==> fjord: inputs <==
==> flow/design.v <==
`timescale 1ns / 1ps
module compl_mul(
   input logic clk_i, 
   input logic srst_i,
   input logic signed [17:0]data_a_i_i,   
   input logic signed [17:0]data_a_q_i,   
   input logic signed [17:0]data_b_i_i,   
   input logic signed [17:0]data_b_q_i,   
   output  logic signed  [36:0]data_i_o,    
   output  logic signed [36:0]data_q_o     
   );
   logic signed [35:0] prod_ii, prod_iq, prod_qi, prod_qq;
   assign prod_ii = data_a_i_i * data_b_i_i;
   assign prod_qq = data_a_q_i * data_b_q_i;
   assign prod_iq = data_a_i_i * data_b_q_i;
   assign prod_qi = data_a_q_i * data_b_i_i;
   always_ff@(posedge clk_i) begin
       if(srst_i)begin
           data_i_o<=0;
           data_q_o<=0;
       end
       else begin
           data_i_o<=prod_ii-prod_qq;
           data_q_o<=prod_iq+prod_qi;
       end
   end
endmodule
==> flow/run.sh <==
#!/bin/bash
# the make line also repeats each setting of config.mk as NAME=value (left out here)
make -C /OpenROAD-flow-scripts/flow DESIGN_CONFIG=/design/flow/config.mk WORK_HOME=/design/flow/orfs CLKGATE_MAP_FILE= finish
==> flow/config.mk <==
export PLATFORM = sky130hd
export DESIGN_NAME = compl_mul
export DESIGN_NICKNAME = compl_mul
export VERILOG_FILES = /design/flow/design.v
export SDC_FILE = /design/flow/constraint.sdc
export NUM_CORES = 4
export LEC_CHECK = 0
export CAP_MARGIN = 20
export CORE_ASPECT_RATIO = 0.7
export CORE_MARGIN = 2
export CORE_UTILIZATION = 72
export CTS_CLUSTER_DIAMETER = 347
export CTS_CLUSTER_SIZE = 92
export HOLD_SLACK_MARGIN = 0.29
export PLACE_DENSITY = 0.39
export SETUP_SLACK_MARGIN = 0.88
export SLEW_MARGIN = 20
export TNS_END_PERCENT = 10
==> flow/constraint.sdc <==
create_clock -name core_clock -period 6.55 [get_ports {clk_i}]
set_input_delay 1.3100 -clock core_clock [delete_from_list [all_inputs] [get_ports {clk_i}]]
set_output_delay 1.3100 -clock core_clock [all_outputs]
set_load 0.01 [all_outputs]
==> yarrow (differences from fjord) <==
==> flow/config.mk (replaced) <==
export PLATFORM = sky130hd
export DESIGN_NAME = compl_mul
export DESIGN_NICKNAME = compl_mul
export VERILOG_FILES = /design/flow/design.v
export SDC_FILE = /design/flow/constraint.sdc
export NUM_CORES = 4
export LEC_CHECK = 0
export CAP_MARGIN = 20
export CORE_MARGIN = 2
export CORE_UTILIZATION = 66
export SETUP_SLACK_MARGIN = 2.84
export SLEW_MARGIN = 20
==> flow/constraint.sdc (replaced) <==
create_clock -name core_clock -period 11.1 [get_ports {clk_i}]
set_input_delay 2.2200 -clock core_clock [delete_from_list [all_inputs] [get_ports {clk_i}]]
set_output_delay 2.2200 -clock core_clock [all_outputs]
set_load 0.01 [all_outputs]
==> lagoon (differences from fjord) <==
==> flow/config.mk (replaced) <==
export PLATFORM = sky130hd
export DESIGN_NAME = compl_mul
export DESIGN_NICKNAME = compl_mul
export VERILOG_FILES = /design/flow/design.v
export SDC_FILE = /design/flow/constraint.sdc
export NUM_CORES = 4
export LEC_CHECK = 0
export CAP_MARGIN = 20
export CORE_MARGIN = 2
export CORE_UTILIZATION = 70
export CTS_CLUSTER_SIZE = 37
export MAX_ROUTING_LAYER = met4
export SETUP_SLACK_MARGIN = 1.81
export SLEW_MARGIN = 20
==> flow/constraint.sdc (replaced) <==
create_clock -name core_clock -period 7.28 [get_ports {clk_i}]
set_input_delay 1.4560 -clock core_clock [delete_from_list [all_inputs] [get_ports {clk_i}]]
set_output_delay 1.4560 -clock core_clock [all_outputs]
set_load 0.01 [all_outputs]
==> tundra (differences from fjord) <==
==> flow/config.mk (replaced) <==
export PLATFORM = sky130hd
export DESIGN_NAME = compl_mul
export DESIGN_NICKNAME = compl_mul
export VERILOG_FILES = /design/flow/design.v
export SDC_FILE = /design/flow/constraint.sdc
export NUM_CORES = 4
export LEC_CHECK = 0
export ABC_AREA = 1
export CAP_MARGIN = 20
export CORE_MARGIN = 2
export CORE_UTILIZATION = 62
export CTS_CLUSTER_DIAMETER = 385
export CTS_CLUSTER_SIZE = 99
export PLACE_DENSITY = 0.36
export SETUP_SLACK_MARGIN = -0.57
export SLEW_MARGIN = 20
==> flow/constraint.sdc (replaced) <==
create_clock -name core_clock -period 9.57 [get_ports {clk_i}]
set_input_delay 1.9140 -clock core_clock [delete_from_list [all_inputs] [get_ports {clk_i}]]
set_output_delay 1.9140 -clock core_clock [all_outputs]
set_load 0.01 [all_outputs]
==> results.json <==
{
  "ys_sh_adder": 0.628,
  "cpPeakStageDelay_ns": 0.72,
  "place_inst": 7660,
  "non_clk_invs": 2189,
  "synth_seq_share": 0.0278,
  "tns_ns": 0,
  "post_synthesis_simple_gate_area_fraction": 0.138,
  "combAreaFraction": 0.743,
  "via_count_of_the_first_global_routing_pass": 43700,
  "instances_no_fill": 7679,
  "dp.final_hpwl_mm": 134,
  "status": "timing/DRC/antenna clean",
  "synth_compound_gate_area_share": 0.0261,
  "area.growth.synth_to_final_pct": 7.29,
  "setup_viol": 0,
  "top_layer": "met5",
  "fill_cells": 7466
}
The numbers above come from tundra.

==> results.json <==
{
  "post_synthesis_simple_gate_area_fraction": 0.142,
  "non_clk_invs": 1495,
  "setup_viol": 0,
  "combAreaFraction": 0.735,
  "status": "timing/DRC/antenna clean",
  "top_layer": "met5",
  "via_count_of_the_first_global_routing_pass": 42900,
  "fill_cells": 4950,
  "synth_compound_gate_area_share": 0.0239,
  "cpPeakStageDelay_ns": 0.63,
  "place_inst": 6446,
  "dp.final_hpwl_mm": 118,
  "ys_sh_adder": 0.657,
  "area.growth.synth_to_final_pct": 19.6,
  "instances_no_fill": 6746,
  "tns_ns": 0
}
The numbers above come from yarrow.

==> results.json <==
{
  "place_inst": 6845,
  "seq_area_sq_um": 1480,
  "so.violations": "setup timing",
  "tns_ns": -64.15,
  "status": "complete, but fails checks",
  "setup_ws_ns": -1.71,
  "dp.final_hpwl_mm": 125,
  "via_count_of_the_first_global_routing_pass": 50300,
  "setup_viol": 52,
  "synth_seq_share": 0.0291,
  "instances_no_fill": 7285,
  "non_clk_invs": 1494,
  "cell_resize_tally_after_clock_tree_synthesis": 779,
  "fill_cells": 2342,
  "post_synthesis_simple_gate_area_fraction": 0.142,
  "cpPeakStageDelay_ns": 0.80
}
The numbers above come from lagoon.

==> results.json <==
{
  "setup_viol": 56,
  "ys_sh_adder": 0.657,
  "via_count_of_the_first_global_routing_pass": 42500,
  "place_inst": 6796,
  "mappedNetlistNets": 7274,
  "setup_ws_ns": -1.54,
  "instances_no_fill": 6938,
  "so.violations": "setup timing",
  "post_synthesis_simple_gate_area_fraction": 0.142,
  "area.growth.synth_to_final_pct": 21.5,
  "cpPeakStageDelay_ns": 0.62,
  "fill_cells": 3362,
  "drt_first_iter_violations": 3842,
  "tns_ns": -54.30,
  "top_layer": "met5",
  "status": "complete, but fails checks",
  "non_clk_invs": 1494,
  "dp.final_hpwl_mm": 110,
  "combAreaFraction": 0.714
}
The numbers above come from fjord.

